## CS
module CS(clk, reset, X, Y);
	input clk, reset; 
	input [7:0] X;
	output [9:0] Y;
	reg [9:0] X1,X2, X3, X4, X5, X6, X7, X8, X9;
	wire[9:0] avg_w;
	reg [9:0] avg;
	reg [9:0] appr;
	wire[9:0] Y_keep_w;
	reg [9:0] Y;
	reg [12:0] avg_dividend;
	reg [12:0] Y_dividend;
	reg [12:0] total_num;
	reg [9:0] least;
	wire [12:0] avg_dis = 13'd9;
	wire [12:0] Y_dis = 13'd8;
	always @(negedge clk) begin
		if(reset) begin
			X1 <= 0; X2 <= 0; X3 <= 0; X4 <= 0; X5 <= 0; X6 <= 0; X7 <= 0; X8 <= 0; X9 <= 0;
			avg_dividend <= 0;
			total_num <= 0;
		end  
		else begin 
			if (total_num < 9)
				total_num <= total_num + 1;
			X1 <= X2;
			X2 <= X3;
			X3 <= X4;
			X4 <= X5;
			X5 <= X6;
			X6 <= X7;
			X7 <= X8;
			X8 <= X9;
			X9 <= X;
			avg_dividend <= X2+X3+X4+X5+X6+X7+X8+X9+X; 	
		end  
	end  
	calc c1(avg_dividend, avg_dis, avg_w);
	always @(*) begin
		avg = avg_w;
		appr = X1;
		least = 1000;
		if( (avg >= X1) && (avg - X1) < least) begin
			appr = X1;
			least = avg - X1;
		end
		if(avg >= X2 && (avg - X2) < least) begin
			appr = X2;
			least = avg - X2;
		end
		if(avg >= X3 && (avg - X3) < least) begin
			appr = X3;
			least = avg - X3;
		end
		if(avg >= X4 && (avg - X4) < least) begin
			appr = X4;
			least = avg - X4;
		end
		if(avg >= X5 && (avg - X5) < least) begin
			appr = X5;
			least = avg - X5;
		end
		if(avg >= X6 && (avg - X6) < least) begin
			appr = X6;
			least = avg - X6;
		end
		if(avg >= X7 && (avg - X7) < least) begin
			appr = X7;
			least = avg - X7;
		end
		if(avg >= X8 && (avg - X8) < least) begin
			appr = X8;
			least = avg - X8;
		end
		if(avg >= X9 && (avg - X9) < least) begin
			appr = X9;
			least = avg - X9;
		end
		Y_dividend = avg_dividend + avg_dis*appr;
	end  
	calc c2(Y_dividend, Y_dis, Y_keep_w);	
	always @(posedge clk) begin
		if (total_num >= 9)
			Y <= Y_keep_w;
	end 
endmodule
clock: 13.5 ns
lec_check: 0
abc_area: 1
cap_margin: 20
core_margin: 2
core_utilization: 72
cts_cluster_size: 99
slew_margin: 20
run.sh (not shown) runs the stock make flow with config.mk's settings and CLKGATE_MAP_FILE=.
The baseline did not get past detailed placement (3_5_place_dp).
Next try:
- ABC_AREA: 1 -> not set
- CORE_UTILIZATION: 72 -> 57
- CTS_CLUSTER_SIZE: 99 -> not set
- clock period: 13.5 -> 32.9 ns (I/O delays scaled with it)
Outcome: With this change the flow never finished: it broke off in global routing (5_1_grt) on GRT-0232; synthesized area rose by about 2.2%; die area rose by about 30%; synthesized cell count fell by 15%.
Next try:
- CORE_UTILIZATION: 57 -> 15
- clock period: 32.9 -> 86.2 ns (I/O delays scaled with it)
What happened: This time the run ran to the end with no violations; die size came out higher to 3.7 times its value; synthesized area stays the same; synthesized cell count does not change.

* * *

Starting RTL as in the previous note.
make LEC_CHECK=0 ABC_AREA=1 CAP_MARGIN=20 CORE_MARGIN=2 CORE_UTILIZATION=71 CTS_CLUSTER_SIZE=36 PLACE_DENSITY_LB_ADDON=0.28 SLEW_MARGIN=20 finish   # period 56.8 ns
The starting point completed, yet does not pass: setup timing.
Next try:
Settings changed: ABC_AREA 1 to default, CORE_UTILIZATION 71 to 45, CTS_CLUSTER_SIZE 36 to default, PLACE_DENSITY_LB_ADDON 0.28 to default.
Clock period 56.8 ns to 68.7 ns, I/O delays scaled along.
The changed run ran to the end with no violations.
Worst hold slack improved by 0.032 ns.
Wire length is lower by 16%.
Core utilization is lower by 33 points.
Next try:
Settings changed: ABC_AREA from default to 1, CORE_UTILIZATION 45 to 72, CTS_CLUSTER_DIAMETER from default to 348, CTS_CLUSTER_SIZE from default to 97.
Clock period 68.7 ns to 30.5 ns, I/O delays scaled along.
Effect:
- With this change the flow never finished: it broke off in detailed placement
- synthesized cell count climbs by about a fifth
- die size drops by well over a third
- area after synthesis falls by a few percent
Next try:
Settings changed: ABC_AREA 1 to default, CORE_UTILIZATION 72 to 66, CTS_CLUSTER_DIAMETER 348 to default, CTS_CLUSTER_SIZE 97 to default.
Clock period 30.5 ns to 38.2 ns, I/O delays scaled along.
Effect: Now the flow stopped in clock tree synthesis, error DPL-0038; die size increases by 11%; area after synthesis increases by 2.2%; synthesized cell count decreases by 15%.
Next try:
Settings changed: CORE_UTILIZATION 66 to 72, CTS_CLUSTER_SIZE from default to 50, SETUP_SLACK_MARGIN from default to 3.12.
Clock period 38.2 ns to 11.8 ns, I/O delays scaled along.
Outcome: The changed run failed in detailed placement with DPL-0038; synthesized cell count does not change; synthesized area is unchanged; die size shrinks by 8.1%.

* * *

CS again, from the RTL that the note above started with.
Settings: LEC_CHECK=0, ABC_AREA=1, CAP_MARGIN=20, CORE_ASPECT_RATIO=1.54, CORE_MARGIN=2, CORE_UTILIZATION=72, CTS_CLUSTER_DIAMETER=348, CTS_CLUSTER_SIZE=97, SETUP_SLACK_MARGIN=2.93, SLEW_MARGIN=20, TNS_END_PERCENT=5; clock period 30.5 ns.
The baseline never finished: it broke off in detailed placement (3_5_place_dp).
Next try:
- CORE_ASPECT_RATIO: 1.54 -> default
- CTS_CLUSTER_DIAMETER: 348 -> default
- CTS_CLUSTER_SIZE: 97 -> default
- SETUP_SLACK_MARGIN: 2.93 -> default
- TNS_END_PERCENT: 5 -> default
- clock period: 30.5 -> 71.4 ns (I/O delays scaled with it)
Result: With this change the flow finished with timing, DRC and antenna clean; synthesized cell count does not change; synthesized area stays the same; die size stays flat.
Next try:
- ABC_AREA: 1 -> default
- CTS_CLUSTER_SIZE: default -> 50
- PLACE_DENSITY_LB_ADDON: default -> 0.0
- SETUP_SLACK_MARGIN: default -> 3.47
- clock period: 71.4 -> 11.8 ns (I/O delays scaled with it)
=>
- The changed run died in detailed placement (3_5_place_dp) on DPL-0038
- die size grows by about 2.2%
- synthesized area grows by 2.2%
- synthesized cell count shrinks by about 15%
Next try:
- CORE_UTILIZATION: 72 -> 40
- CTS_CLUSTER_SIZE: 50 -> default
- PLACE_DENSITY_LB_ADDON: 0.0 -> default
- SETUP_SLACK_MARGIN: 3.47 -> default
- clock period: 11.8 -> 68.7 ns (I/O delays scaled with it)
With this change the flow finished clean.
Synthesized area is unchanged.
Die area rose by 78%.
Synthesized cell count does not change.
